===== design/flow/config.mk =====
export PLATFORM = sky130hd
export DESIGN_NAME = iir_variable_filter
export DESIGN_NICKNAME = iir_variable_filter
export VERILOG_FILES = /design/flow/design.v
export SDC_FILE = /design/flow/constraint.sdc
export NUM_CORES = 4
export LEC_CHECK = 0
export CAP_MARGIN = 35
export CELL_PAD_IN_SITES_GLOBAL_PLACEMENT = 1
export CORE_ASPECT_RATIO = 0.55
export CORE_MARGIN = 6
export CORE_UTILIZATION = 68
export CTS_CLUSTER_DIAMETER = 137
export CTS_CLUSTER_SIZE = 85
export GPL_ROUTABILITY_DRIVEN = 1
export GPL_TIMING_DRIVEN = 1
export HOLD_SLACK_MARGIN = -0.07
export MAX_ROUTING_LAYER = met5
export MIN_ROUTING_LAYER = met1
export PLACE_DENSITY_LB_ADDON = 0.0
export SETUP_SLACK_MARGIN = -1.39
export SLEW_MARGIN = 25
export TNS_END_PERCENT = 95

===== design/flow/constraint.sdc =====
create_clock -name core_clock -period 22.1 [get_ports {clk}]
set_input_delay 4.4200 -clock core_clock [delete_from_list [all_inputs] [get_ports {clk}]]
set_output_delay 4.4200 -clock core_clock [all_outputs]
set_load 0.01 [all_outputs]

===== design/flow/run.sh =====
#!/bin/bash
# the make line also repeats each setting of config.mk as NAME=value (left out here)
make -C /OpenROAD-flow-scripts/flow DESIGN_CONFIG=/design/flow/config.mk WORK_HOME=/design/flow/orfs CLKGATE_MAP_FILE= finish

===== design/flow/design.v =====
module coeff_selector #(
    parameter TAP_WIDTH      = 32,
    parameter FF_TAP_COUNT   = 4,
    parameter FB_TAP_COUNT   = 3,
    parameter NUM_LP_FILTERS   = 20
)
(
    input  logic [8:0]           filter_index,   
    output logic [FF_TAP_COUNT*TAP_WIDTH-1:0]   B_flat,        
    output logic [FB_TAP_COUNT*TAP_WIDTH-1:0]   A_flat         
);
    logic signed [TAP_WIDTH-1:0] mem [0:NUM_LP_FILTERS*2*FF_TAP_COUNT-1];
    initial begin
        mem[0*8+0*4+0] = 2;
        mem[0*8+0*4+1] = 6;
        mem[0*8+0*4+2] = 6;
        mem[0*8+0*4+3] = 2;
        mem[0*8+1*4+0] = -22432;
        mem[0*8+1*4+1] = 20560;
        mem[0*8+1*4+2] = -6303;
        mem[0*8+1*4+3] = 0;
        mem[1*8+0*4+0] = 14;
        mem[1*8+0*4+1] = 43;
        mem[1*8+0*4+2] = 43;
        mem[1*8+0*4+3] = 14;
        mem[1*8+1*4+0] = -20298;
        mem[1*8+1*4+1] = 17066;
        mem[1*8+1*4+2] = -4845;
        mem[1*8+1*4+3] = 0;
        mem[2*8+0*4+0] = 43;
        mem[2*8+0*4+1] = 130;
        mem[2*8+0*4+2] = 130;
        mem[2*8+0*4+3] = 43;
        mem[2*8+1*4+0] = -18179;
        mem[2*8+1*4+1] = 14050;
        mem[2*8+1*4+2] = -3715;
        mem[2*8+1*4+3] = 0;
        mem[3*8+0*4+0] = 92;
        mem[3*8+0*4+1] = 278;
        mem[3*8+0*4+2] = 278;
        mem[3*8+0*4+3] = 92;
        mem[3*8+1*4+0] = -16080;
        mem[3*8+1*4+1] = 11468;
        mem[3*8+1*4+2] = -2837;
        mem[3*8+1*4+3] = 0;
        mem[4*8+0*4+0] = 164;
        mem[4*8+0*4+1] = 493;
        mem[4*8+0*4+2] = 493;
        mem[4*8+0*4+3] = 164;
        mem[4*8+1*4+0] = -14004;
        mem[4*8+1*4+1] = 9282;
        mem[4*8+1*4+2] = -2154;
        mem[4*8+1*4+3] = 0;
        mem[5*8+0*4+0] = 259;
        mem[5*8+0*4+1] = 778;
        mem[5*8+0*4+2] = 778;
        mem[5*8+0*4+3] = 259;
        mem[5*8+1*4+0] = -11952;
        mem[5*8+1*4+1] = 7457;
        mem[5*8+1*4+2] = -1620;
        mem[5*8+1*4+3] = 0;
        mem[6*8+0*4+0] = 378;
        mem[6*8+0*4+1] = 1136;
        mem[6*8+0*4+2] = 1136;
        mem[6*8+0*4+3] = 378;
        mem[6*8+1*4+0] = -9922;
        mem[6*8+1*4+1] = 5962;
        mem[6*8+1*4+2] = -1201;
        mem[6*8+1*4+3] = 0;
        mem[7*8+0*4+0] = 523;
        mem[7*8+0*4+1] = 1569;
        mem[7*8+0*4+2] = 1569;
        mem[7*8+0*4+3] = 523;
        mem[7*8+1*4+0] = -7911;
        mem[7*8+1*4+1] = 4773;
        mem[7*8+1*4+2] = -868;
        mem[7*8+1*4+3] = 0;
        mem[8*8+0*4+0] = 692;
        mem[8*8+0*4+1] = 2078;
        mem[8*8+0*4+2] = 2078;
        mem[8*8+0*4+3] = 692;
        mem[8*8+1*4+0] = -5918;
        mem[8*8+1*4+1] = 3868;
        mem[8*8+1*4+2] = -599;
        mem[8*8+1*4+3] = 0;
        mem[9*8+0*4+0] = 888;
        mem[9*8+0*4+1] = 2666;
        mem[9*8+0*4+2] = 2666;
        mem[9*8+0*4+3] = 888;
        mem[9*8+1*4+0] = -3937;
        mem[9*8+1*4+1] = 3232;
        mem[9*8+1*4+2] = -376;
        mem[9*8+1*4+3] = 0;
        mem[10*8+0*4+0] = 1112;
        mem[10*8+0*4+1] = 3337;
        mem[10*8+0*4+2] = 3337;
        mem[10*8+0*4+3] = 1112;
        mem[10*8+1*4+0] = -1966;
        mem[10*8+1*4+1] = 2855;
        mem[10*8+1*4+2] = -181;
        mem[10*8+1*4+3] = 0;
        mem[11*8+0*4+0] = 1365;
        mem[11*8+0*4+1] = 4095;
        mem[11*8+0*4+2] = 4095;
        mem[11*8+0*4+3] = 1365;
        mem[11*8+1*4+0] = -0;
        mem[11*8+1*4+1] = 2730;
        mem[11*8+1*4+2] = -0;
        mem[11*8+1*4+3] = 0;
        mem[12*8+0*4+0] = 1649;
        mem[12*8+0*4+1] = 4948;
        mem[12*8+0*4+2] = 4948;
        mem[12*8+0*4+3] = 1649;
        mem[12*8+1*4+0] = 1966;
        mem[12*8+1*4+1] = 2855;
        mem[12*8+1*4+2] = 181;
        mem[12*8+1*4+3] = 0;
        mem[13*8+0*4+0] = 1967;
        mem[13*8+0*4+1] = 5901;
        mem[13*8+0*4+2] = 5901;
        mem[13*8+0*4+3] = 1967;
        mem[13*8+1*4+0] = 3937;
        mem[13*8+1*4+1] = 3232;
        mem[13*8+1*4+2] = 376;
        mem[13*8+1*4+3] = 0;
        mem[14*8+0*4+0] = 2322;
        mem[14*8+0*4+1] = 6966;
        mem[14*8+0*4+2] = 6966;
        mem[14*8+0*4+3] = 2322;
        mem[14*8+1*4+0] = 5918;
        mem[14*8+1*4+1] = 3868;
        mem[14*8+1*4+2] = 599;
        mem[14*8+1*4+3] = 0;
        mem[15*8+0*4+0] = 2718;
        mem[15*8+0*4+1] = 8154;
        mem[15*8+0*4+2] = 8154;
        mem[15*8+0*4+3] = 2718;
        mem[15*8+1*4+0] = 7911;
        mem[15*8+1*4+1] = 4773;
        mem[15*8+1*4+2] = 868;
        mem[15*8+1*4+3] = 0;
        mem[16*8+0*4+0] = 3159;
        mem[16*8+0*4+1] = 9479;
        mem[16*8+0*4+2] = 9479;
        mem[16*8+0*4+3] = 3159;
        mem[16*8+1*4+0] = 9922;
        mem[16*8+1*4+1] = 5962;
        mem[16*8+1*4+2] = 1201;
        mem[16*8+1*4+3] = 0;
        mem[17*8+0*4+0] = 3652;
        mem[17*8+0*4+1] = 10958;
        mem[17*8+0*4+2] = 10958;
        mem[17*8+0*4+3] = 3652;
        mem[17*8+1*4+0] = 11952;
        mem[17*8+1*4+1] = 7457;
        mem[17*8+1*4+2] = 1620;
        mem[17*8+1*4+3] = 0;
        mem[18*8+0*4+0] = 4204;
        mem[18*8+0*4+1] = 12612;
        mem[18*8+0*4+2] = 12612;
        mem[18*8+0*4+3] = 4204;
        mem[18*8+1*4+0] = 14004;
        mem[18*8+1*4+1] = 9282;
        mem[18*8+1*4+2] = 2154;
        mem[18*8+1*4+3] = 0;
        mem[19*8+0*4+0] = 4822;
        mem[19*8+0*4+1] = 14467;
        mem[19*8+0*4+2] = 14467;
        mem[19*8+0*4+3] = 4822;
        mem[19*8+1*4+0] = 16080;
        mem[19*8+1*4+1] = 11468;
        mem[19*8+1*4+2] = 2837;
        mem[19*8+1*4+3] = 0;
    end
    always_comb begin
        B_flat = '0;
        A_flat = '0;
        if (filter_index < NUM_LP_FILTERS) begin
            B_flat[0*TAP_WIDTH +: TAP_WIDTH] = mem[filter_index*8+0*4+0];
            B_flat[1*TAP_WIDTH +: TAP_WIDTH] = mem[filter_index*8+0*4+1];
            B_flat[2*TAP_WIDTH +: TAP_WIDTH] = mem[filter_index*8+0*4+2];
            B_flat[3*TAP_WIDTH +: TAP_WIDTH] = mem[filter_index*8+0*4+3];
            A_flat[0*TAP_WIDTH +: TAP_WIDTH] = mem[filter_index*8+1*4+0];
            A_flat[1*TAP_WIDTH +: TAP_WIDTH] = mem[filter_index*8+1*4+1];
            A_flat[2*TAP_WIDTH +: TAP_WIDTH] = mem[filter_index*8+1*4+2];
        end
    end
endmodule
module iir_filter 
#(
    parameter DATA_IN_WIDTH  = 16,
    parameter DATA_OUT_WIDTH = 32,
    parameter TAP_WIDTH      = 16,
    parameter FF_TAP_COUNT   = 4,
    parameter FB_TAP_COUNT   = 3
)
(
    input  wire                               clk,
    input  wire                               reset_n,
    input  wire   signed [DATA_IN_WIDTH-1:0]  data_in,
    output wire    signed [DATA_OUT_WIDTH-1:0] data_out,
    input  wire   [FF_TAP_COUNT*TAP_WIDTH-1:0] B_flat,
    input  wire   [FB_TAP_COUNT*TAP_WIDTH-1:0] A_flat
);
    reg signed [DATA_IN_WIDTH-1:0] x_delay [0:FF_TAP_COUNT-2];
    reg signed [DATA_OUT_WIDTH-1:0] y_delay [0:FF_TAP_COUNT-2];
    wire signed [DATA_OUT_WIDTH-1:0] w_product_a [0:FB_TAP_COUNT-1];
    wire signed [DATA_OUT_WIDTH-1:0] w_product_b [0:FF_TAP_COUNT-1];
    integer i, j;
    wire signed [DATA_OUT_WIDTH-1:0] sum;
    reg signed [DATA_IN_WIDTH-1:0] r_x;
    reg signed [DATA_OUT_WIDTH-1:0] data_out_reg;
    wire signed [TAP_WIDTH-1:0] B [0:FF_TAP_COUNT-1] ;
    wire signed [TAP_WIDTH-1:0] A [0:FB_TAP_COUNT-1] ;
    generate
        genvar k;
        for (k = 0; k < FF_TAP_COUNT; k = k + 1) begin : b_unpack
            assign B[k] = B_flat[k*TAP_WIDTH +: TAP_WIDTH];
        end
        for (k = 0; k < FB_TAP_COUNT; k = k + 1) begin : a_unpack
            assign A[k] = A_flat[k*TAP_WIDTH +: TAP_WIDTH];
        end
    endgenerate
    always @(posedge clk or negedge reset_n) begin
        if (!reset_n) begin
            for (i = 0; i < FF_TAP_COUNT-1; i = i + 1)
                x_delay[i] <= 0;
            for (j = 0; j < FF_TAP_COUNT-1; j = j + 1)
                y_delay[j] <= 0;
            r_x <= 0;
            data_out_reg <= 0;
        end else begin
            r_x <= data_in;
            for (i = 1; i < FF_TAP_COUNT-1; i = i + 1)
                x_delay[i] <= x_delay[i-1];
            x_delay[0] <= r_x;
            for (j = 1; j < FF_TAP_COUNT-1; j = j + 1)
                y_delay[j] <= y_delay[j-1];
            y_delay[0] <= sum >>> TAP_WIDTH-3;
            data_out_reg <= sum >>> TAP_WIDTH-3;
        end
    end
    generate
		 genvar o;
		 for (o = 0; o < FB_TAP_COUNT; o = o + 1) begin : a_loop
		 assign w_product_a[o] = (-(A[o]) * y_delay[o]);
		 end
    endgenerate
    generate
		 genvar c;
		 for (c = 1; c < FF_TAP_COUNT; c = c + 1) begin : b_loop
		 assign w_product_b[c] = B[c] * x_delay[c-1];
		 end
    endgenerate
    assign w_product_b[0] = B[0] * r_x;
    wire signed [DATA_OUT_WIDTH-1:0] sum_a = w_product_a[0]+w_product_a[1]+w_product_a[2];
    wire signed [DATA_OUT_WIDTH-1:0] sum_b = w_product_b[0]+w_product_b[1]+w_product_b[2]+w_product_b[3];
    assign sum = sum_a + sum_b;
    assign data_out = data_out_reg;
endmodule
module iir_variable_filter
#(
    parameter DATA_IN_WIDTH  = 16,
    parameter DATA_OUT_WIDTH = 32,
    parameter TAP_WIDTH      = 16,
    parameter FF_TAP_COUNT   = 4,
    parameter FB_TAP_COUNT   = 3,
    parameter NUM_LP_FILTERS = 20
)
(
    input  wire                               clk,
    input  wire                               reset_n,
    input  wire        [8:0]                  filter_index,
    input  wire signed [DATA_IN_WIDTH-1:0]    data_in,
    output wire signed [DATA_OUT_WIDTH-1:0]   data_out
);
    wire [FF_TAP_COUNT*TAP_WIDTH-1:0] B_flat;
    wire [FB_TAP_COUNT*TAP_WIDTH-1:0] A_flat;
    coeff_selector #(
        .TAP_WIDTH(TAP_WIDTH),
        .FF_TAP_COUNT(FF_TAP_COUNT),
        .FB_TAP_COUNT(FB_TAP_COUNT),
        .NUM_LP_FILTERS(NUM_LP_FILTERS)
    ) coeff_sel (
        .filter_index(filter_index),
        .B_flat(B_flat),
        .A_flat(A_flat)
    );
    iir_filter #(
        .DATA_IN_WIDTH(DATA_IN_WIDTH),
        .DATA_OUT_WIDTH(DATA_OUT_WIDTH),
        .TAP_WIDTH(TAP_WIDTH),
        .FF_TAP_COUNT(FF_TAP_COUNT),
        .FB_TAP_COUNT(FB_TAP_COUNT)
    ) IIR (
        .clk(clk),
        .reset_n(reset_n),
        .data_in(data_in),
        .data_out(data_out),
        .B_flat(B_flat),
        .A_flat(A_flat)
    );
endmodule

==> flow_summary.yaml, run 1 <==
# yosys + openroad results
critical_path:
  crit_type: "in -> reg"
  crit_slowest_cell: "ha_1"
  cp-end-kind: "flop"
  cp.required_ns: 22.51
  critPathBufInv: 12
  path_max_fanout: 19
  critical-path-max-stage-delay_ns: 0.80
  reg2reg_depth: 30
  cpMostUsedCell: "fa_1"
  worstReg2RegEnd: "IIR.y_delay[0][18]"
  endpoint: "IIR.y_delay[0][18]"
  cpLargestDelayFamily: "adder cells"
  reg2reg_from: "IIR.y_delay[0][1]"
  crit_start: "filter_index[0]"
  reg2reg_slack_ns: 10.52
  crit_path_start_kind: "input port"
  cp.arrival_ns: 19.30
  cp_num_cells: 47
sta:
  rsz0062_at_grt: "no"
  hold_viol_final: 0
  fin_skew_ns: 0.0221
  setup_viol: 0
  fmax_mhz: 52.9
  postLayoutSetupSlackWorst_ns: 3.21
  min_period_over_period_pct: 85.5
  finalSetupTns_ns: 0
  max_slew_margin_pct: 24.1
  tightest_slew_ns: 1.13
  drv_slew: 0
  finalCriticalPeriod_ns: 18.89
synthesis:
  synthDistinctLibCells: 84
  synth-seq-cells: 121
  ys_sh_xor_pct: 1.94
  ys_seq_share_pct: 4.06
  yosys-top-cells-count: "2336 x inv_1, 2006 x fa_1, 1114 x nand2_1, 736 x and2_1, 581 x ha_1"
  synth-main-ff-cell: "dfrtp_1"
  synthSimpleGateAreaFrac_pct: 14.7
  synthMuxAreaShare_pct: 0.102
  synth_top_cell_by_count: "inv_1"
  fp_nets: 10600
  ys_chip_area_sq_um: 74600
  yosys_warnings: 4
  synth_area_sq_um: 74600
  synth-async-reset-ratio_pct: 100
  ys_top_logic_family: "adder cells"
  fa_ha_area_share_pct: 63.6
  syn-mean-instance-area_sq_um: 9.29
  top_area_cell: "fa_1"
  edf_count: 0
  synthAoiAreaFrac_pct: 1.76
  ys_cells: 8032
  synth.area.top_cells: "fa_1 54%, inv_1 12%, ha_1 9.7%"
  synth.top_cell.area_share_pct: 53.8
  synthCells: 8032
floorplanning:
  dieArea_sq_um: 118000
  rows: 89
  core_sq_um: 108000
  fp-utilization_pct: 69.1
  die_y_microns: 258
  die_w_microns: 459
  ios: 59
clocking:
  cts.sinks: 121
  tritoncts: "yes"
  root_buffer: "clkbuf_16"
  cts_buffers: 17
  insertion_delay_ns: 0.54
  clk_path_buf_depth: 2
  cts-resized-gates: 0
  clkTransAtPathRegs_ns: 0.07
  hold_buffers: 0
  cts_setup_buffers: 0
  h-tree-depth: 4
route:
  first_iter_violations: 6268
  viasPerCell: 5.87
  post-route-drc-count: 0
  first_pass_iters: 8
  drtAntennaViolNets: 0
  routed_wl_microns: 253000
  wl_per_cell_microns: 27.1
  vias: 55000
place:
  dp_slack_ns: 3.04
  port_buffers: 58
  post-dp-hpwl_microns: 210000
  finalWeightedCongestion: 1.10
min_path:
  min_from: "IIR.y_delay[0][11]"
  min_path_cells: 0
  worstHoldPathType: "reg -> reg"
  worstHoldEndpoint: "IIR.y_delay[1][11]"
outcome:
  status: "complete, no violations"
final_layout:
  final_core_util_pct: 71.7
  fin_nets: 10500
  area_delta_synth_final_pct: 3.80
  fill_cells: 8311
global_route:
  grt_max_degree: 75
  overflow: 0
  grt_first_pass_wirelength_microns: 382000
  grt_pass1_vias: 58800
  antenna_found_initial: 15
  grtUsageTotal_pct: 44.4
job:
  cap_violations: 0
  log.warning_count: 46
==> stage by stage <==
| stage | cell area (sq um) | hold WS [ns] | std cells |
|---|---|---|---|
| final | 77400 | 0.555 | 9359 |
| after global placement | 76700 | 0.553 | 9299 |
| after detailed placement | 76800 | 0.558 | 9306 |
| after floorplan | 74600 | 0.352 | 8032 |
| after CTS | 77300 | 0.567 | 9338 |
| after global routing | 77400 | 0.562 | 9346 |
==> routing by layer <==
| metal | share of wire (%) | vias up | global-route usage, % | wire length (microns) |
|---|---|---|---|---|
| met4 | 4.0 | 32 | 14.7 | 10200 |
| met5 | 0.66 | - | 7.89 | 1680 |
| met2 | 36 | 4183 | 54.4 | 91800 |
| met1 | 39 | 28000 | 63.3 | 99500 |
| li1 | - | 22100 | - | - |
| met3 | 20 | 556 | 27.5 | 50200 |
==> final cells by class <==
type                    count  area, sq um  share of cell area [%]
well taps                1456         1820                    2.35
multi-input cells        5185        61400                    79.3
diodes                     16         40.0                  0.0517
inverters                2338         8780                    11.3
clock inverters            15          154                   0.199
flip-flops and latches    121         3030                    3.91
clock buffers              17          425                   0.549
repair buffers            211         1780                    2.29
==> run 2, diff against run 1 <==
Settings changed: CAP_MARGIN 35 to 20, CELL_PAD_IN_SITES_GLOBAL_PLACEMENT 1 to unset, CORE_ASPECT_RATIO 0.55 to unset, CORE_MARGIN 6 to 2, CORE_UTILIZATION 68 to 40, CTS_CLUSTER_DIAMETER 137 to unset, CTS_CLUSTER_SIZE 85 to unset, GPL_ROUTABILITY_DRIVEN 1 to unset, GPL_TIMING_DRIVEN 1 to unset, HOLD_SLACK_MARGIN -0.07 to unset, MAX_ROUTING_LAYER met5 to unset, MIN_ROUTING_LAYER met1 to unset, PLACE_DENSITY_LB_ADDON 0.0 to unset, SETUP_SLACK_MARGIN -1.39 to 2.02, SLEW_MARGIN 25 to 20, TNS_END_PERCENT 95 to unset.
Clock period 22.1 ns to 14.7 ns, I/O delays scaled along.
==> flow_summary.yaml, run 2 <==
# yosys + openroad results
place:
  post-dp-hpwl_microns: 213000
  finalWeightedCongestion: 0.994
  placed_area_sq_um: 81900
  port_buffers: 58
synthesis:
  syn-mean-instance-area_sq_um: 9.29
  synthSimpleGateAreaFrac_pct: 14.7
  synth-async-reset-ratio_pct: 100
  fp_nets: 10600
  synth-main-ff-cell: "dfrtp_1"
  top_area_cell: "fa_1"
  synth_top_cell_by_count: "inv_1"
  yosys_warnings: 4
  synth.area.top_cells: "fa_1 54%, inv_1 12%, ha_1 9.7%"
  synth.top_cell.area_share_pct: 53.8
  synthAoiAreaFrac_pct: 1.76
  fa_ha_area_share_pct: 63.6
  yosys-top-cells-count: "2336 x inv_1, 2006 x fa_1, 1114 x nand2_1, 736 x and2_1, 581 x ha_1"
  synthDistinctLibCells: 84
  ys_sh_xor_pct: 1.94
  ys_seq_share_pct: 4.06
  ys_chip_area_sq_um: 74600
  synth-seq-cells: 121
  edf_count: 0
  synthCells: 8032
  ys_cells: 8032
  synth_area_sq_um: 74600
  synthMuxAreaShare_pct: 0.102
  ys_top_logic_family: "adder cells"
critical_path:
  crit_slowest_cell: "fa_2"
  cp.arrival_ns: 14.09
  reg2reg_slack_ns: 4.60
  crit_type: "in -> reg"
  cpMostUsedCell: "fa_1"
  endpoint: "IIR.y_delay[0][18]"
  worstReg2RegEnd: "IIR.y_delay[0][18]"
  cp.required_ns: 15.14
  reg2reg_depth: 34
  critical-path-max-stage-delay_ns: 0.63
  path_max_fanout: 15
  cp_num_cells: 47
  cp-end-kind: "flop"
  critPathBufInv: 13
  reg2reg_from: "IIR.x_delay[0][15]"
  crit_start: "filter_index[1]"
  cpLargestDelayFamily: "adder cells"
  crit_path_start_kind: "input port"
clocking:
  tritoncts: "yes"
  clk_path_buf_depth: 2
  cts_buffers: 17
  insertion_delay_ns: 0.56
  clkTransAtPathRegs_ns: 0.07
  root_buffer: "clkbuf_16"
  cts.sinks: 121
  hold_buffers: 0
  h-tree-depth: 4
floorplanning:
  core_sq_um: 185000
  rows: 158
  die_y_microns: 436
  die_w_microns: 436
  ios: 59
  fp-utilization_pct: 40.2
  dieArea_sq_um: 190000
sta:
  tightest_slew_ns: 1.19
  drv_slew: 0
  max_slew_margin_pct: 20.5
  setup_viol: 0
  hold_viol_final: 0
  fin_skew_ns: 0.0170
  finalCriticalPeriod_ns: 13.65
  min_period_over_period_pct: 92.8
  fmax_mhz: 73.3
  rsz0062_at_grt: "yes"
global_route:
  grt_max_degree: 46
  grt_pass1_vias: 60500
  overflow: 0
  grt_first_pass_wirelength_microns: 382000
  grtUsageTotal_pct: 27.2
  antenna_found_initial: 14
route:
  vias: 54000
  wl_per_cell_microns: 23.0
  post-route-drc-count: 0
  first_pass_iters: 5
  first_iter_violations: 3641
  routed_wl_microns: 249000
  viasPerCell: 4.99
  drtAntennaViolNets: 0
min_path:
  min_path_cells: 0
  min_from: "IIR.y_delay[0][5]"
  worstHoldPathType: "reg -> reg"
  worstHoldEndpoint: "IIR.y_delay[1][5]"
final_layout:
  fin_area_sq_um: 83700
  fill_cells: 18000
  fin_nets: 10900
  area_delta_synth_final_pct: 12.2
outcome:
  status: "complete, no violations"
job:
  cap_violations: 0
  log.warning_count: 49
run 2: routing by layer:
layer	track usage [%]	share of wire (%)	up-vias
met5	0	0	-
met3	5.15	7.2	407
met2	44.3	47	1849
li1	-	-	23000
met4	10.5	4.7	0
met1	35.9	41	28700
run 2: timing repair:
| action | in CTS | in global routing |
|---|---|---|
| resized | 148 | 67 |
| cloned | 1 | 0 |
| endpoints found under the setup margin | 19 | 19 |
| buffers inserted | 36 | 11 |
| pin swaps | 77 | 58 |
run 2: area by class of cell:
| type | count | area, sq um | share of cell area (%) |
|---|---|---|---|
| multi-input combinational | 5185 | 62400 | 74.5 |
| inverter | 2338 | 8790 | 10.5 |
| timing repair buffer | 661 | 5840 | 6.98 |
| tap | 2480 | 3100 | 3.71 |
| sequential | 121 | 3030 | 3.62 |
| clock buffer | 22 | 464 | 0.554 |
| clock inverter | 10 | 119 | 0.142 |
| antenna | 6 | 15.0 | 0.0179 |
run 2: through the flow:
step | setup TNS, ns | instances | util, % | hold WS [ns] | setup WS, ns
5_1_grt | 0 | 10800 | 45.1 | 0.409 | 0.715
3_3_place_gp | -0.225 | 10700 | 44.2 | 0.393 | -0.150
2_1_floorplan | 0 | 8032 | - | 0.352 | 1.04
6_report | 0 | 10800 | 45.1 | 0.404 | 1.05
4_1_cts | 0 | 10800 | 45.0 | 0.405 | 1.03
3_5_place_dp | -0.583 | 10700 | 44.2 | 0.383 | -0.312
==> run 3, diff against run 2 <==
Settings changed: ABC_AREA set to 0, CELL_PAD_IN_SITES_GLOBAL_PLACEMENT set to 3, CORE_ASPECT_RATIO set to 1.45, CTS_CLUSTER_SIZE set to 16, GPL_TIMING_DRIVEN set to 0, MIN_ROUTING_LAYER set to met1, SETUP_SLACK_MARGIN 2.02 to -0.2, SLEW_MARGIN 20 to 10.
Clock period 14.7 ns to 11.1 ns, I/O delays scaled along.
==> flow_summary.yaml, run 3 <==
# yosys + openroad results
outcome:
  status: "complete, but fails checks"
  so.violations: "setup timing"
sta:
  postLayoutSetupSlackWorst_ns: -2.49
  finalCriticalPeriod_ns: 13.59
  max_slew_margin_pct: 21.6
  min_period_over_period_pct: 122
  fin_skew_ns: 0.0262
  tightest_slew_ns: 1.18
  setup_viol: 19
  fmax_mhz: 73.6
  rsz0062_at_grt: "yes"
  drv_slew: 0
  hold_viol_final: 0
global_route:
  antenna_found_initial: 15
  top_usage_layer: "met2"
  grt_first_pass_wirelength_microns: 456000
  grtUsageTotal_pct: 35.2
  met2_usage_pct: 62.5
  grt_max_degree: 65
  overflow: 0
  met3_usage_pct: 3.79
  gr-usage-met1_pct: 38.8
  grt_pass1_vias: 61100
clocking:
  tritoncts: "yes"
  root_buffer: "clkbuf_16"
  cts.sinks: 121
  insertion_delay_ns: 0.56
  clk_path_buf_depth: 2
  cts_buffers: 17
  hold_buffers: 0
  h-tree-depth: 4
  clkTransAtPathRegs_ns: 0.07
critical_path:
  path_max_fanout: 4
  cp.required_ns: 11.51
  crit_type: "in -> reg"
  reg2reg_from: "IIR.y_delay[1][15]"
  crit_path_start_kind: "input port"
  critical-path-max-stage-delay_ns: 0.64
  endpoint: "IIR.y_delay[0][18]"
  worstReg2RegEnd: "IIR.y_delay[0][18]"
  crit_slowest_cell: "or4_4"
  crit_start: "filter_index[6]"
  critPathBufInv: 11
  cpMostUsedCell: "fa_1"
  reg2reg_depth: 31
  cp.arrival_ns: 13.99
  reg2reg_slack_ns: 0.04
  cp-end-kind: "flop"
  cp_num_cells: 45
  cpLargestDelayFamily: "adder cells"
synthesis:
  synth-async-reset-ratio_pct: 100
  synth.top_cell.area_share_pct: 53.8
  yosys-top-cells-count: "2336 x inv_1, 2006 x fa_1, 1114 x nand2_1, 736 x and2_1, 581 x ha_1"
  ys_top_logic_family: "adder cells"
  synth_top_cell_by_count: "inv_1"
  fa_ha_area_share_pct: 63.6
  synth-main-ff-cell: "dfrtp_1"
  synthCells: 8032
  synth_area_sq_um: 74600
  synth-seq-cells: 121
  synthSimpleGateAreaFrac_pct: 14.7
  syn-mean-instance-area_sq_um: 9.29
  ys_cells: 8032
  yosys_warnings: 4
  synthDistinctLibCells: 84
  edf_count: 0
  synth.area.top_cells: "fa_1 54%, inv_1 12%, ha_1 9.7%"
  top_area_cell: "fa_1"
  fp_nets: 10600
  ys_chip_area_sq_um: 74600
  synthAoiAreaFrac_pct: 1.76
  synthMuxAreaShare_pct: 0.102
  ys_seq_share_pct: 4.06
  ys_sh_xor_pct: 1.94
floorplanning:
  fp-utilization_pct: 40.3
  die_w_microns: 363
  die_y_microns: 524
  dieArea_sq_um: 190000
  core_sq_um: 185000
  rows: 190
  ios: 59
place:
  dp.cells: 10500
  post-dp-hpwl_microns: 283000
  dp_slack_ns: -6.95
  placed_area_sq_um: 79300
  finalWeightedCongestion: 1.01
  port_buffers: 57
final_layout:
  fin_area_sq_um: 83300
  area_delta_synth_final_pct: 11.7
  combGateArea_sq_um: 62900
  seq_area_sq_um: 3030
  fin_nets: 10900
  instances_no_fill: 10700
  fill_cells: 18700
min_path:
  worstHoldEndpoint: "IIR.y_delay[1][14]"
  worstHoldPathType: "reg -> reg"
  min_from: "IIR.y_delay[0][14]"
  min_path_cells: 0
route:
  vias: 54100
  first_pass_iters: 5
  routed_wl_microns: 323000
  post-route-drc-count: 0
  first_iter_violations: 2963
  drtAntennaViolNets: 0
  viasPerCell: 5.05
  wl_per_cell_microns: 30.2
job:
  log.warning_count: 51
  cap_violations: 0
[run 3: through the flow]
stage | util [%] | hold slack [ns] | setup TNS [ns]
2_1_floorplan | - | 0.352 | -17.42
3_3_place_gp | 42.5 | 0.405 | -123.95
3_5_place_dp | 42.8 | 0.398 | -108.55
4_1_cts | 44.5 | 0.427 | -30.75
5_1_grt | 45.0 | 0.449 | -35.18
6_report | 45.0 | 0.427 | -31.39
[run 3: layout make-up]
class	instances	share of cell area (%)
flip-flops and latches	121	3.64
plain buffers	379	2.74
diodes	13	0.0390
clock buffers	17	0.511
well taps	2400	3.60
multi-input cells	5185	75.5
clock inverters	15	0.180
inverters	2338	10.6
repair buffers	256	3.22
[run 3: routing by layer]
layer	vias up	wire, microns
li1	23000	-
met3	586	12600
met2	1453	165000
met5	-	17
met1	29100	114000
met4	2	31000
[run 3: timing repair]
action                                  CTS  global route
endpoints found under the setup margin   19            19
resized                                 431           169
buffers inserted                        125            40
pin swaps                               103           120
endpoints found under the hold margin     0             0
==> run 4, diff against run 3 <==
Settings changed: ABC_AREA 0 to unset, CAP_MARGIN 20 to 40, CELL_PAD_IN_SITES_GLOBAL_PLACEMENT 3 to unset, CORE_ASPECT_RATIO 1.45 to 0.5, CORE_MARGIN 2 to 6, CORE_UTILIZATION 40 to 36, CTS_CLUSTER_DIAMETER set to 168, CTS_CLUSTER_SIZE 16 to 98, GPL_ROUTABILITY_DRIVEN set to 0, GPL_TIMING_DRIVEN 0 to 1, HOLD_SLACK_MARGIN set to 0.24, MAX_ROUTING_LAYER set to met4, PLACE_DENSITY_LB_ADDON set to 0.3, SETUP_SLACK_MARGIN -0.2 to unset, SLEW_MARGIN 10 to 5, TNS_END_PERCENT set to 25.
Clock period 11.1 ns to 16.8 ns, I/O delays scaled along.
==> flow_summary.yaml, run 4 <==
# yosys + openroad results
outcome:
  status: "complete, no violations"
sta:
  hold_viol_final: 0
  fin_skew_ns: 0.0144
  drv_slew: 0
  tightest_slew_ns: 1.04
  min_period_over_period_pct: 96.0
  setup_viol: 0
  fmax_mhz: 62.0
  finalCriticalPeriod_ns: 16.13
  finalSetupTns_ns: 0
  max_slew_margin_pct: 30.9
  rsz0062_at_grt: "no"
global_route:
  overflow: 0
  antenna_found_initial: 8
  grt_max_degree: 66
  grt_pass1_vias: 56800
  grt_first_pass_wirelength_microns: 361000
  grtUsageTotal_pct: 22.5
clocking:
  cts_setup_buffers: 0
  cts-resized-gates: 0
  root_buffer: "clkbuf_16"
  insertion_delay_ns: 0.54
  tritoncts: "yes"
  clk_path_buf_depth: 2
  clkTransAtPathRegs_ns: 0.08
  hold_buffers: 0
  h-tree-depth: 4
  cts.sinks: 121
  cts_buffers: 17
synthesis:
  ys_chip_area_sq_um: 74600
  ys_sh_xor_pct: 1.94
  synthCells: 8032
  ys_seq_share_pct: 4.06
  yosys-top-cells-count: "2336 x inv_1, 2006 x fa_1, 1114 x nand2_1, 736 x and2_1, 581 x ha_1"
  edf_count: 0
  top_area_cell: "fa_1"
  synth_area_sq_um: 74600
  synth.top_cell.area_share_pct: 53.8
  fp_nets: 10600
  synthAoiAreaFrac_pct: 1.76
  synth_top_cell_by_count: "inv_1"
  synth.area.top_cells: "fa_1 54%, inv_1 12%, ha_1 9.7%"
  fa_ha_area_share_pct: 63.6
  ys_cells: 8032
  synthDistinctLibCells: 84
  synth-async-reset-ratio_pct: 100
  syn-mean-instance-area_sq_um: 9.29
  synthMuxAreaShare_pct: 0.102
  yosys_warnings: 4
  synth-seq-cells: 121
  synth-main-ff-cell: "dfrtp_1"
  ys_top_logic_family: "adder cells"
  synthSimpleGateAreaFrac_pct: 14.7
floorplanning:
  core_sq_um: 205000
  fp-utilization_pct: 36.5
  rows: 117
  ios: 59
  dieArea_sq_um: 219000
  die_y_microns: 334
  die_w_microns: 656
place:
  port_buffers: 58
  post-dp-hpwl_microns: 198000
  placed_area_sq_um: 79000
  dp.cells: 10700
critical_path:
  cpMostUsedCell: "fa_1"
  reg2reg_slack_ns: 5.89
  reg2reg_from: "IIR.x_delay[0][6]"
  critical-path-max-stage-delay_ns: 0.56
  cp_num_cells: 41
  cp-end-kind: "flop"
  reg2reg_depth: 32
  endpoint: "IIR.y_delay[0][18]"
  worstReg2RegEnd: "IIR.y_delay[0][18]"
  crit_type: "in -> reg"
  cpLargestDelayFamily: "adder cells"
  path_max_fanout: 14
  cp.required_ns: 17.22
  crit_start: "filter_index[0]"
  crit_path_start_kind: "input port"
  crit_slowest_cell: "clkdlybuf4s50_1"
  cp.arrival_ns: 16.55
  critPathBufInv: 8
final_layout:
  fin_area_sq_um: 79600
  area_delta_synth_final_pct: 6.70
  fin_nets: 10500
  final_core_util_pct: 38.9
  instances_no_fill: 10700
min_path:
  worstHoldPathType: "reg -> reg"
  min_path_cells: 0
  min_from: "IIR.y_delay[1][2]"
  worstHoldEndpoint: "IIR.y_delay[2][2]"
job:
  cap_violations: 0
  log.warning_count: 46
route:
  drtAntennaViolNets: 0
  wl_per_cell_microns: 21.9
  viasPerCell: 4.87
  first_iter_violations: 4082
  post-route-drc-count: 0
  vias: 52000
  routed_wl_microns: 234000
  first_pass_iters: 6
-- run 4: through the flow --
stage	hold slack (ns)	setup slack, ns
after floorplan	0.352	1.82
after global routing	0.389	0.0437
after detailed placement	0.364	0.247
after CTS	0.382	0.775
after global placement	0.358	0.341
final	0.379	0.665
-- run 4: cell type report --
cell class,instances,area (sq um)
Fill cell,20600,125000
Sequential cell,121,3030
Clock buffer,19,433
Antenna cell,7,17.5
Inverter,2338,8780
Timing Repair Buffer,272,2390
Tap cell,2737,3420
Multi-Input combinational cell,5185,61400
Clock inverter,13,116
-- run 4: layer usage --
metal	global-route usage (%)	routed length (microns)	vias to the layer above
met5	-	0	-
met2	35.3	107000	1915
met3	3.79	18100	332
met4	6.38	7790	0
li1	-	-	22300
met1	30.1	101000	27500
==> run 5, diff against run 4 <==
Settings changed: CAP_MARGIN 40 to 20, CORE_ASPECT_RATIO 0.5 to unset, CORE_MARGIN 6 to 2, CORE_UTILIZATION 36 to 70, CTS_CLUSTER_DIAMETER 168 to unset, CTS_CLUSTER_SIZE 98 to unset, GPL_ROUTABILITY_DRIVEN 0 to unset, GPL_TIMING_DRIVEN 1 to unset, HOLD_SLACK_MARGIN 0.24 to unset, MAX_ROUTING_LAYER met4 to unset, MIN_ROUTING_LAYER met1 to unset, PLACE_DENSITY_LB_ADDON 0.3 to unset, SLEW_MARGIN 5 to 20, TNS_END_PERCENT 25 to unset.
Clock period 16.8 ns to 11.9 ns, I/O delays scaled along.
==> flow_summary.yaml, run 5 <==
# yosys + openroad results
route:
  vias: 57600
  first_iter_violations: 5547
  routed_wl_microns: 248000
  wl_per_cell_microns: 25.0
  post-route-drc-count: 0
  drtAntennaViolNets: 0
  viasPerCell: 5.82
  first_pass_iters: 8
sta:
  drv_slew: 0
  max_slew_margin_pct: 20.2
  holdWs_ns: 0.373
  rsz0062_at_grt: "yes"
  fmax_mhz: 76.6
  setup_viol: 15
  min_period_over_period_pct: 110
  postLayoutSetupSlackWorst_ns: -1.16
  finalSetupTns_ns: -9.80
  finalCriticalPeriod_ns: 13.06
  tightest_slew_ns: 1.20
  hold_viol_final: 0
  fin_skew_ns: 0.0220
global_route:
  overflow: 0
  grt_max_degree: 46
  grtUsageTotal_pct: 48.0
  grt_pass1_vias: 64700
  antenna_found_initial: 11
  grt_first_pass_wirelength_microns: 380000
outcome:
  status: "complete, but fails checks"
  so.violations: "setup timing"
synthesis:
  synthAoiAreaFrac_pct: 1.76
  ys_sh_xor_pct: 1.94
  synth-seq-cells: 121
  synth.top_cell.area_share_pct: 53.8
  top_area_cell: "fa_1"
  ys_seq_share_pct: 4.06
  synthDistinctLibCells: 84
  synth.area.top_cells: "fa_1 54%, inv_1 12%, ha_1 9.7%"
  ys_chip_area_sq_um: 74600
  ys_top_logic_family: "adder cells"
  yosys-top-cells-count: "2336 x inv_1, 2006 x fa_1, 1114 x nand2_1, 736 x and2_1, 581 x ha_1"
  ys_cells: 8032
  synth_area_sq_um: 74600
  fa_ha_area_share_pct: 63.6
  edf_count: 0
  synthSimpleGateAreaFrac_pct: 14.7
  fp_nets: 10600
  synthMuxAreaShare_pct: 0.102
  synth_top_cell_by_count: "inv_1"
  yosys_warnings: 4
  syn-mean-instance-area_sq_um: 9.29
  synth-main-ff-cell: "dfrtp_1"
  synthCells: 8032
  synth-async-reset-ratio_pct: 100
clocking:
  cts_buffers: 17
  tritoncts: "yes"
  clkTransAtPathRegs_ns: 0.07
  insertion_delay_ns: 0.55
  h-tree-depth: 4
  root_buffer: "clkbuf_16"
  hold_buffers: 0
  clk_path_buf_depth: 2
  cts.sinks: 121
min_path:
  min_from: "IIR.y_delay[1][9]"
  worstHoldEndpoint: "IIR.y_delay[2][9]"
  worstHoldPathType: "reg -> reg"
  min_path_cells: 0
critical_path:
  cpMostUsedCell: "fa_1"
  cpLargestDelayFamily: "adder cells"
  reg2reg_depth: 34
  critical-path-max-stage-delay_ns: 0.60
  crit_type: "in -> reg"
  crit_slowest_cell: "or4_4"
  path_max_fanout: 8
  reg2reg_slack_ns: 1.62
  critPathBufInv: 15
  cp-end-kind: "flop"
  cp.arrival_ns: 13.47
  endpoint: "IIR.y_delay[0][18]"
  reg2reg_from: "IIR.x_delay[0][7]"
  worstReg2RegEnd: "IIR.y_delay[0][18]"
  crit_start: "filter_index[7]"
  cp_num_cells: 47
  cp.required_ns: 12.32
  crit_path_start_kind: "input port"
place:
  placed_area_sq_um: 81500
  dp_slack_ns: -2.76
  finalWeightedCongestion: 1.08
  post-dp-hpwl_microns: 206000
  port_buffers: 58
final_layout:
  fin_nets: 11100
  area_delta_synth_final_pct: 12.9
  fill_cells: 6798
  fin_area_sq_um: 84200
floorplanning:
  core_sq_um: 106000
  die_w_microns: 330
  fp-utilization_pct: 70.7
  dieArea_sq_um: 109000
  ios: 59
  rows: 119
  die_y_microns: 330
job:
  log.warning_count: 51
  cap_violations: 0
==> run 5: area by class of cell <==
class	instances	area, sq um	area share, %
timing repair buffer	816	7290	8.66
sequential	121	3030	3.60
inverter	2338	8790	10.4
clock inverter	13	120	0.143
clock buffer	19	453	0.538
antenna	11	27.5	0.0327
tap	1391	1740	2.07
multi-input combinational	5186	62800	74.5
==> run 5: routing by layer <==
layer	vias up	wire [microns]	track usage, %
met3	1192	27200	12.0
met4	6	25200	36.9
met1	29300	83600	58.4
li1	23400	-	-
met2	3657	112000	74.1
met5	-	36	0
==> run 5: per-stage QoR <==
| stage | instances | util [%] |
|---|---|---|
| 6_report | 9895 | 79.8 |
| 5_1_grt | 9887 | 79.8 |
| 4_1_cts | 9853 | 79.1 |
| 3_5_place_dp | 9758 | 77.2 |
| 3_3_place_gp | 9758 | 77.2 |
| 2_1_floorplan | 8032 | - |
==> run 5: repair_timing <==
action                     in CTS  in global routing
gates resized                 210                113
cloned                          2                  1
pin swaps                     154                 97
setup buffers                  64                 33
setup endpoints to repair      19                 19
==> run 6, diff against run 5 <==
Settings changed: CAP_MARGIN 20 to 10, CORE_UTILIZATION 70 to 72, CTS_CLUSTER_DIAMETER set to 44, PLACE_DENSITY_LB_ADDON set to 0.01, SETUP_SLACK_MARGIN set to 2.67.
Clock period 11.9 ns to 9.15 ns, I/O delays scaled along.
==> flow_summary.yaml, run 6 <==
# yosys + openroad results
sta:
  min_period_over_period_pct: 137
  tightest_slew_ns: 1.11
  drv_slew: 0
  fin_skew_ns: 0.0156
  setup_viol: 19
  postLayoutSetupSlackWorst_ns: -3.43
  finalSetupTns_ns: -53.19
  fmax_mhz: 79.5
  max_slew_margin_pct: 26.3
  finalCriticalPeriod_ns: 12.58
  hold_viol_final: 0
  rsz0062_at_grt: "yes"
floorplanning:
  fp-utilization_pct: 72.3
  dieArea_sq_um: 106000
  die_y_microns: 326
  core_sq_um: 103000
  die_w_microns: 326
  rows: 118
  ios: 59
synthesis:
  synth.top_cell.area_share_pct: 53.8
  ys_seq_share_pct: 4.06
  synth-seq-cells: 121
  top_area_cell: "fa_1"
  edf_count: 0
  fp_nets: 10600
  ys_top_logic_family: "adder cells"
  ys_cells: 8032
  yosys_warnings: 4
  synth-async-reset-ratio_pct: 100
  syn-mean-instance-area_sq_um: 9.29
  ys_sh_xor_pct: 1.94
  synth-main-ff-cell: "dfrtp_1"
  synthMuxAreaShare_pct: 0.102
  synth_area_sq_um: 74600
  synthAoiAreaFrac_pct: 1.76
  synthCells: 8032
  synth_top_cell_by_count: "inv_1"
  ys_chip_area_sq_um: 74600
  yosys-top-cells-count: "2336 x inv_1, 2006 x fa_1, 1114 x nand2_1, 736 x and2_1, 581 x ha_1"
  synth.area.top_cells: "fa_1 54%, inv_1 12%, ha_1 9.7%"
  synthDistinctLibCells: 84
  synthSimpleGateAreaFrac_pct: 14.7
  fa_ha_area_share_pct: 63.6
route:
  first_pass_iters: 12
  wl_per_cell_microns: 26.1
  routed_wl_microns: 266000
  post-route-drc-count: 0
  drtAntennaViolNets: 0
  vias: 60700
  first_iter_violations: 6182
  viasPerCell: 5.97
final_layout:
  fin_area_sq_um: 86900
  instances_no_fill: 10200
  fin_nets: 11400
  fill_cells: 5475
  area_delta_synth_final_pct: 16.4
min_path:
  min_from: "IIR.x_delay[0][14]"
  worstHoldPathType: "reg -> reg"
  min_path_cells: 1
  worstHoldEndpoint: "IIR.x_delay[1][14]"
clocking:
  clkTransAtPathRegs_ns: 0.07
  clk_path_buf_depth: 2
  insertion_delay_ns: 0.54
  hold_buffers: 0
  h-tree-depth: 4
  cts_buffers: 17
  cts.sinks: 121
  root_buffer: "clkbuf_16"
  tritoncts: "yes"
critical_path:
  cpMostUsedCell: "fa_1"
  crit_type: "in -> reg"
  endpoint: "IIR.y_delay[0][18]"
  critical-path-max-stage-delay_ns: 0.55
  reg2reg_depth: 33
  cp.required_ns: 9.57
  path_max_fanout: 16
  cp.arrival_ns: 13.00
  reg2reg_from: "IIR.x_delay[0][1]"
  crit_start: "filter_index[0]"
  cp-end-kind: "flop"
  critPathBufInv: 17
  worstReg2RegEnd: "IIR.y_delay[0][18]"
  cpLargestDelayFamily: "adder cells"
  reg2reg_slack_ns: -0.83
  crit_path_start_kind: "input port"
  crit_slowest_cell: "fa_1"
  cp_num_cells: 47
global_route:
  grt_first_pass_wirelength_microns: 401000
  overflow: 0
  grt_pass1_vias: 68700
  grtUsageTotal_pct: 51.8
  antenna_found_initial: 14
  grt_max_degree: 62
place:
  finalWeightedCongestion: 1.04
  dp.cells: 10100
  post-dp-hpwl_microns: 221000
  placed_area_sq_um: 84200
  port_buffers: 58
job:
  cap_violations: 0
  log.warning_count: 49
outcome:
  so.violations: "setup timing"
  status: "complete, but fails checks"
-- run 6: area by class of cell --
class / instances / area, sq um / share of cell area (%)
multi-input cells: 5185 / 62700 / 72.2
repair buffers: 1111 / 9970 / 11.5
inverters: 2338 / 8790 / 10.1
flip-flops and latches: 121 / 3030 / 3.49
well taps: 1380 / 1730 / 1.99
clock buffers: 20 / 457 / 0.526
clock inverters: 12 / 149 / 0.171
diodes: 12 / 30.0 / 0.0346
-- run 6: per-layer routing --
layer | up-vias | share of wire (%) | GRT usage (%) | wire, microns
met2 | 4744 | 45 | 79.1 | 119000
met5 | - | 0.020 | 0 | 54
met1 | 30300 | 31 | 59.0 | 82800
met3 | 1770 | 13 | 16.6 | 33400
li1 | 24000 | - | - | -
met4 | 8 | 11 | 45.2 | 30400
-- run 6: metrics by stage --
stage / setup slack (ns) / util [%] / hold slack [ns]
CTS: -3.29 / 83.2 / 0.562
finish: -3.43 / 84.2 / 0.571
detailed placement: -4.74 / 81.6 / 0.546
global placement: -4.54 / 81.6 / 0.547
floorplan: -3.40 / - / 0.352
global route: -3.64 / 84.1 / 0.570
-- run 6: timing repair --
action,4_1_cts,5_1_grt
gates resized,145,178
cloned,1,2
pin swaps,84,142
buffers inserted,48,34
setup endpoints to repair,19,19
==> run 7, diff against run 6 <==
Settings changed: ABC_AREA set to 1, CAP_MARGIN 10 to 40, CTS_CLUSTER_DIAMETER 44 to 396, CTS_CLUSTER_SIZE set to 13, HOLD_SLACK_MARGIN set to 0.3, PLACE_DENSITY set to 0.39, PLACE_DENSITY_LB_ADDON 0.01 to unset, SETUP_SLACK_MARGIN 2.67 to 1.37.
Clock period 9.15 ns to 6.74 ns, I/O delays scaled along.
==> flow_summary.yaml, run 7 <==
# yosys + openroad results
synthesis:
  synthDistinctLibCells: 53
  synthCells: 8616
  synthMuxAreaShare_pct: 0
  synth-async-reset-ratio_pct: 100
  fa_ha_area_share_pct: 64.0
  synth-main-ff-cell: "dfrtp_1"
  ys_chip_area_sq_um: 74200
  synth-seq-cells: 121
  synth_area_sq_um: 74200
  synth.area.top_cells: "fa_1 54%, inv_1 13%, ha_1 9.8%"
  yosys_warnings: 4
  ys_top_logic_family: "adder cells"
  ys_sh_xor_pct: 0.839
  synth.top_cell.area_share_pct: 54.2
  synthAoiAreaFrac_pct: 0.857
  syn-mean-instance-area_sq_um: 8.61
  synth_top_cell_by_count: "inv_1"
  ys_seq_share_pct: 4.08
  yosys-top-cells-count: "2638 x inv_1, 2006 x fa_1, 1503 x nand2_1, 954 x nor2_1, 581 x ha_1"
  fp_nets: 11200
  ys_cells: 8616
  top_area_cell: "fa_1"
  edf_count: 0
  synthSimpleGateAreaFrac_pct: 14.7
global_route:
  grt_pass1_vias: 73800
  grtUsageTotal_pct: 58.9
  antenna_found_initial: 27
  top_usage_layer: "met2"
  grt_first_pass_wirelength_microns: 444000
  gr-usage-met1_pct: 63.1
  overflow: 0
  met3_usage_pct: 28.6
  grt_max_degree: 55
  met2_usage_pct: 83.9
route:
  drtAntennaViolNets: 0
  routed_wl_microns: 302000
  first_pass_iters: 13
  post-route-drc-count: 0
  viasPerCell: 6.09
  vias: 66900
  first_iter_violations: 9030
  wl_per_cell_microns: 27.5
final_layout:
  instances_no_fill: 11000
  area_delta_synth_final_pct: 17.0
  final_core_util_pct: 85.2
  fin_nets: 12200
clocking:
  cts.sinks: 121
  root_buffer: "clkbuf_16"
  h-tree-depth: 4
  insertion_delay_ns: 0.59
  tritoncts: "yes"
  cts_buffers: 17
  clkTransAtPathRegs_ns: 0.08
  clk_path_buf_depth: 2
floorplanning:
  core_sq_um: 102000
  ios: 59
  dieArea_sq_um: 106000
  die_y_microns: 325
  fp-utilization_pct: 72.8
  rows: 117
  die_w_microns: 325
sta:
  rsz0062_at_grt: "yes"
  setup_viol: 19
  postLayoutSetupSlackWorst_ns: -4.88
  drv_slew: 0
  tightest_slew_ns: 0.696
  fmax_mhz: 86.1
  finalCriticalPeriod_ns: 11.62
  min_period_over_period_pct: 172
  holdWs_ns: 0.392
  fin_skew_ns: 0.0235
  max_slew_margin_pct: 53.6
  finalSetupTns_ns: -84.98
  hold_viol_final: 0
critical_path:
  crit_path_start_kind: "input port"
  reg2reg_from: "IIR.y_delay[1][2]"
  reg2reg_slack_ns: -3.03
  cp-end-kind: "flop"
  cpLargestDelayFamily: "adder cells"
  cp.required_ns: 7.23
  endpoint: "IIR.y_delay[0][18]"
  cp.arrival_ns: 12.10
  cp_num_cells: 50
  critical-path-max-stage-delay_ns: 0.71
  path_max_fanout: 9
  worstReg2RegEnd: "IIR.y_delay[0][14]"
  critPathBufInv: 19
  crit_start: "filter_index[2]"
  crit_type: "in -> reg"
  reg2reg_depth: 33
  crit_slowest_cell: "fa_2"
place:
  finalWeightedCongestion: 1.14
  post-dp-hpwl_microns: 249000
  dp.cells: 10900
  port_buffers: 58
min_path:
  min_path_cells: 0
  min_from: "IIR.x_delay[0][0]"
  worstHoldEndpoint: "IIR.x_delay[1][0]"
  worstHoldPathType: "reg -> reg"
outcome:
  so.violations: "setup timing"
  status: "complete, but fails checks"
job:
  log.warning_count: 52
  cap_violations: 0
run 7: final cells by class:
type                            instances  area, sq um
Antenna cell                           28         70.1
Tap cell                             1368         1710
Timing Repair Buffer                 1254        10600
Timing Repair inverter                  1         5.00
Inverter                             2692        10100
Sequential cell                       121         3030
Multi-Input combinational cell       5484        60600
Fill cell                            5592        15100
Clock buffer                           18          439
Clock inverter                         14          196
run 7: per-stage QoR:
stage	area [sq um]	worst slack (ns)
after floorplan	74500	-4.67
after global placement	84800	-5.63
after detailed placement	84800	-5.87
after CTS	86400	-4.45
after global routing	86700	-5.01
final	86800	-4.88
run 7: timing repair:
action / in CTS / in global routing
gates cloned: 2 / 0
gates resized: 195 / 55
pin swaps: 93 / 34
hold buffers: 0 / 0
buffers inserted: 44 / 10
setup endpoints to repair: 19 / 19
run 7: layer usage:
metal / part of all wire, % / up-vias
met1: 28 / 32100
met2: 41 / 6397
met4: 14 / 24
li1: - / 25800
met3: 17 / 2625
met5: 0.22 / -
==> run 8, diff against run 7 <==
Settings changed: ABC_AREA 1 to unset, CAP_MARGIN 40 to 15, CTS_CLUSTER_DIAMETER 396 to 27, CTS_CLUSTER_SIZE 13 to unset, HOLD_SLACK_MARGIN 0.3 to unset, PLACE_DENSITY 0.39 to unset, SETUP_SLACK_MARGIN 1.37 to 2.33.
Clock period 6.74 ns to 12.9 ns, I/O delays scaled along.
==> flow_summary.yaml, run 8 <==
# yosys + openroad results
outcome:
  status: "complete, but fails checks"
  so.violations: "setup timing"
critical_path:
  cpMostUsedCell: "fa_1"
  reg2reg_slack_ns: 2.53
  cp.required_ns: 13.34
  critPathBufInv: 13
  crit_type: "in -> reg"
  cp_num_cells: 44
  reg2reg_depth: 34
  cp-end-kind: "flop"
  reg2reg_from: "IIR.x_delay[0][15]"
  endpoint: "IIR.y_delay[0][18]"
  crit_start: "filter_index[1]"
  crit_path_start_kind: "input port"
  worstReg2RegEnd: "IIR.y_delay[0][18]"
  cpLargestDelayFamily: "adder cells"
  crit_slowest_cell: "fa_1"
  cp.arrival_ns: 13.80
  path_max_fanout: 10
  critical-path-max-stage-delay_ns: 0.61
route:
  viasPerCell: 5.83
  routed_wl_microns: 245000
  first_iter_violations: 5446
  vias: 57400
  drtAntennaViolNets: 0
  post-route-drc-count: 0
  first_pass_iters: 6
  wl_per_cell_microns: 24.9
global_route:
  grt_max_degree: 76
  overflow: 0
  grt_first_pass_wirelength_microns: 380000
  antenna_found_initial: 2
  grtUsageTotal_pct: 48.7
  grt_pass1_vias: 65500
job:
  log.warning_count: 51
  cap_violations: 0
synthesis:
  synth-seq-cells: 121
  ys_seq_share_pct: 4.06
  synthDistinctLibCells: 84
  synth.top_cell.area_share_pct: 53.8
  yosys_warnings: 4
  yosys-top-cells-count: "2336 x inv_1, 2006 x fa_1, 1114 x nand2_1, 736 x and2_1, 581 x ha_1"
  ys_chip_area_sq_um: 74600
  synth_area_sq_um: 74600
  top_area_cell: "fa_1"
  synth_top_cell_by_count: "inv_1"
  synth-async-reset-ratio_pct: 100
  synth-main-ff-cell: "dfrtp_1"
  synth.area.top_cells: "fa_1 54%, inv_1 12%, ha_1 9.7%"
  fa_ha_area_share_pct: 63.6
  synthAoiAreaFrac_pct: 1.76
  ys_top_logic_family: "adder cells"
  synthMuxAreaShare_pct: 0.102
  ys_cells: 8032
  fp_nets: 10600
  syn-mean-instance-area_sq_um: 9.29
  ys_sh_xor_pct: 1.94
  synthSimpleGateAreaFrac_pct: 14.7
  synthCells: 8032
  edf_count: 0
clocking:
  clk_path_buf_depth: 2
  cts.sinks: 121
  insertion_delay_ns: 0.55
  tritoncts: "yes"
  clkTransAtPathRegs_ns: 0.08
  cts_buffers: 17
  h-tree-depth: 4
  root_buffer: "clkbuf_16"
place:
  post-dp-hpwl_microns: 203000
  finalWeightedCongestion: 1.06
  port_buffers: 58
  placed_area_sq_um: 81200
  dp.cells: 9725
sta:
  hold_viol_final: 0
  postLayoutSetupSlackWorst_ns: -0.466
  fmax_mhz: 74.8
  rsz0062_at_grt: "yes"
  max_slew_margin_pct: 18.0
  holdWs_ns: 0.385
  setup_viol: 4
  drv_slew: 0
  finalCriticalPeriod_ns: 13.37
  tightest_slew_ns: 1.23
  min_period_over_period_pct: 104
  fin_skew_ns: 0.0142
floorplanning:
  fp-utilization_pct: 72.3
  ios: 59
  die_y_microns: 326
  die_w_microns: 326
  rows: 118
  dieArea_sq_um: 106000
  core_sq_um: 103000
min_path:
  worstHoldPathType: "reg -> reg"
  min_path_cells: 0
  worstHoldEndpoint: "IIR.y_delay[2][4]"
  min_from: "IIR.y_delay[1][4]"
final_layout:
  final_core_util_pct: 81.5
  fin_nets: 11100
  combGateArea_sq_um: 62700
  fin_area_sq_um: 84100
  seq_area_sq_um: 3030
  instances_no_fill: 9854
  fill_cells: 6236
  area_delta_synth_final_pct: 12.7
-- run 8: repair_timing --
action / CTS / global route
setup buffers: 55 / 39
gates resized: 180 / 165
endpoints found under the setup margin: 19 / 19
pin swaps: 96 / 143
hold buffers: 0 / 0
cloned: 1 / 0
-- run 8: final cells by class --
cell class	instances	area share, %
Antenna cell	3	0.00893
Clock buffer	20	0.543
Clock inverter	11	0.229
Inverter	2338	10.4
Multi-Input combinational cell	5185	74.6
Sequential cell	121	3.61
Tap cell	1380	2.05
Timing Repair Buffer	796	8.51
-- run 8: per-layer routing --
metal  GRT usage [%]  part of all wire (%)  vias up
met4            39.3                    10        0
li1                -                     -    23300
met3            12.5                    11     1269
met5               0                     0        -
met2            74.4                    45     3870
met1            59.2                    33    29000
-- run 8: per-stage QoR --
stage	setup WS [ns]	setup TNS, ns
after CTS	-0.340	-0.710
final	-0.466	-1.23
after detailed placement	-1.94	-19.70
after global placement	-1.68	-15.05
after floorplan	-0.403	-0.649
after global routing	-0.755	-2.59
==> run 9, diff against run 8 <==
Settings changed: CAP_MARGIN 15 to 10, CTS_CLUSTER_DIAMETER 27 to 356, PLACE_DENSITY set to 0.63, SETUP_SLACK_MARGIN 2.33 to -0.9.
Clock period 12.9 ns to 8.67 ns, I/O delays scaled along.
==> flow_summary.yaml, run 9 <==
# yosys + openroad results
place:
  finalWeightedCongestion: 1.04
  placed_area_sq_um: 84000
  post-dp-hpwl_microns: 215000
  port_buffers: 58
  dp.cells: 10000
route:
  post-route-drc-count: 0
  vias: 59600
  routed_wl_microns: 256000
  first_pass_iters: 6
  drtAntennaViolNets: 0
  first_iter_violations: 5667
  viasPerCell: 5.87
  wl_per_cell_microns: 25.3
critical_path:
  critical-path-max-stage-delay_ns: 0.56
  endpoint: "IIR.y_delay[0][18]"
  cp_num_cells: 45
  reg2reg_from: "IIR.x_delay[0][2]"
  cp.required_ns: 9.10
  worstReg2RegEnd: "IIR.y_delay[0][17]"
  critPathBufInv: 15
  path_max_fanout: 13
  cpLargestDelayFamily: "adder cells"
  reg2reg_slack_ns: -1.46
  cpMostUsedCell: "fa_1"
  crit_path_start_kind: "input port"
  reg2reg_depth: 34
  crit_start: "filter_index[1]"
  crit_slowest_cell: "fa_1"
  cp.arrival_ns: 13.02
  cp-end-kind: "flop"
  crit_type: "in -> reg"
synthesis:
  synthSimpleGateAreaFrac_pct: 14.7
  synth.area.top_cells: "fa_1 54%, inv_1 12%, ha_1 9.7%"
  synthDistinctLibCells: 84
  fp_nets: 10600
  ys_top_logic_family: "adder cells"
  syn-mean-instance-area_sq_um: 9.29
  fa_ha_area_share_pct: 63.6
  ys_seq_share_pct: 4.06
  ys_cells: 8032
  synth_top_cell_by_count: "inv_1"
  synthMuxAreaShare_pct: 0.102
  top_area_cell: "fa_1"
  synth.top_cell.area_share_pct: 53.8
  synth-seq-cells: 121
  edf_count: 0
  synthCells: 8032
  yosys-top-cells-count: "2336 x inv_1, 2006 x fa_1, 1114 x nand2_1, 736 x and2_1, 581 x ha_1"
  ys_chip_area_sq_um: 74600
  ys_sh_xor_pct: 1.94
  synthAoiAreaFrac_pct: 1.76
  yosys_warnings: 4
  synth-async-reset-ratio_pct: 100
  synth_area_sq_um: 74600
  synth-main-ff-cell: "dfrtp_1"
global_route:
  grt_first_pass_wirelength_microns: 394000
  overflow: 0
  antenna_found_initial: 8
  grt_pass1_vias: 67900
  grt_max_degree: 64
  grtUsageTotal_pct: 50.6
job:
  log.warning_count: 51
  cap_violations: 0
final_layout:
  instances_no_fill: 10100
  combGateArea_sq_um: 62500
  area_delta_synth_final_pct: 15.4
  fill_cells: 5757
  fin_nets: 11400
  fin_area_sq_um: 86100
  final_core_util_pct: 83.5
  seq_area_sq_um: 3030
min_path:
  min_path_cells: 1
  worstHoldEndpoint: "IIR.y_delay[2][13]"
  min_from: "IIR.y_delay[1][13]"
  worstHoldPathType: "reg -> reg"
sta:
  fin_skew_ns: 0.0178
  fmax_mhz: 79.4
  setup_viol: 19
  max_slew_margin_pct: 15.2
  drv_slew: 0
  finalCriticalPeriod_ns: 12.59
  postLayoutSetupSlackWorst_ns: -3.92
  rsz0062_at_grt: "yes"
  hold_viol_final: 0
  tightest_slew_ns: 1.26
  min_period_over_period_pct: 145
floorplanning:
  dieArea_sq_um: 106000
  ios: 59
  die_w_microns: 326
  rows: 118
  core_sq_um: 103000
  die_y_microns: 326
  fp-utilization_pct: 72.3
outcome:
  status: "complete, but fails checks"
  so.violations: "setup timing"
clocking:
  clk_path_buf_depth: 2
  cts.sinks: 121
  cts_buffers: 17
  root_buffer: "clkbuf_16"
  tritoncts: "yes"
  clkTransAtPathRegs_ns: 0.08
  hold_buffers: 0
  insertion_delay_ns: 0.56
  h-tree-depth: 4
## run 9: through the flow
stage / TNS, ns / worst slack (ns) / hold slack [ns]
floorplan: -54.35 / -3.79 / 0.352
global placement: -79.62 / -4.99 / 0.551
detailed placement: -82.96 / -5.18 / 0.555
CTS: -54.62 / -3.66 / 0.582
global route: -63.00 / -4.29 / 0.593
finish: -59.21 / -3.92 / 0.590
## run 9: cell type report
| type | instances | share of cell area, % |
|---|---|---|
| flip-flops and latches | 121 | 3.52 |
| well taps | 1380 | 2.00 |
| multi-input cells | 5185 | 72.6 |
| repair buffers | 1085 | 11.1 |
| diodes | 2 | 0.00581 |
| clock inverters | 11 | 0.116 |
| clock buffers | 20 | 0.519 |
| inverters | 2338 | 10.2 |
## run 9: timing repair
| action | CTS | global route |
|---|---|---|
| buffers inserted | 43 | 28 |
| resized | 167 | 89 |
| setup endpoints to repair | 19 | 19 |
| pin swaps | 93 | 101 |
| cloned | 1 | 0 |
## run 9: routing by layer
metal,track usage (%),wire [microns]
met2,77.0,115000
met5,0,78
met3,15.6,31400
met1,59.3,81500
met4,42.2,28900
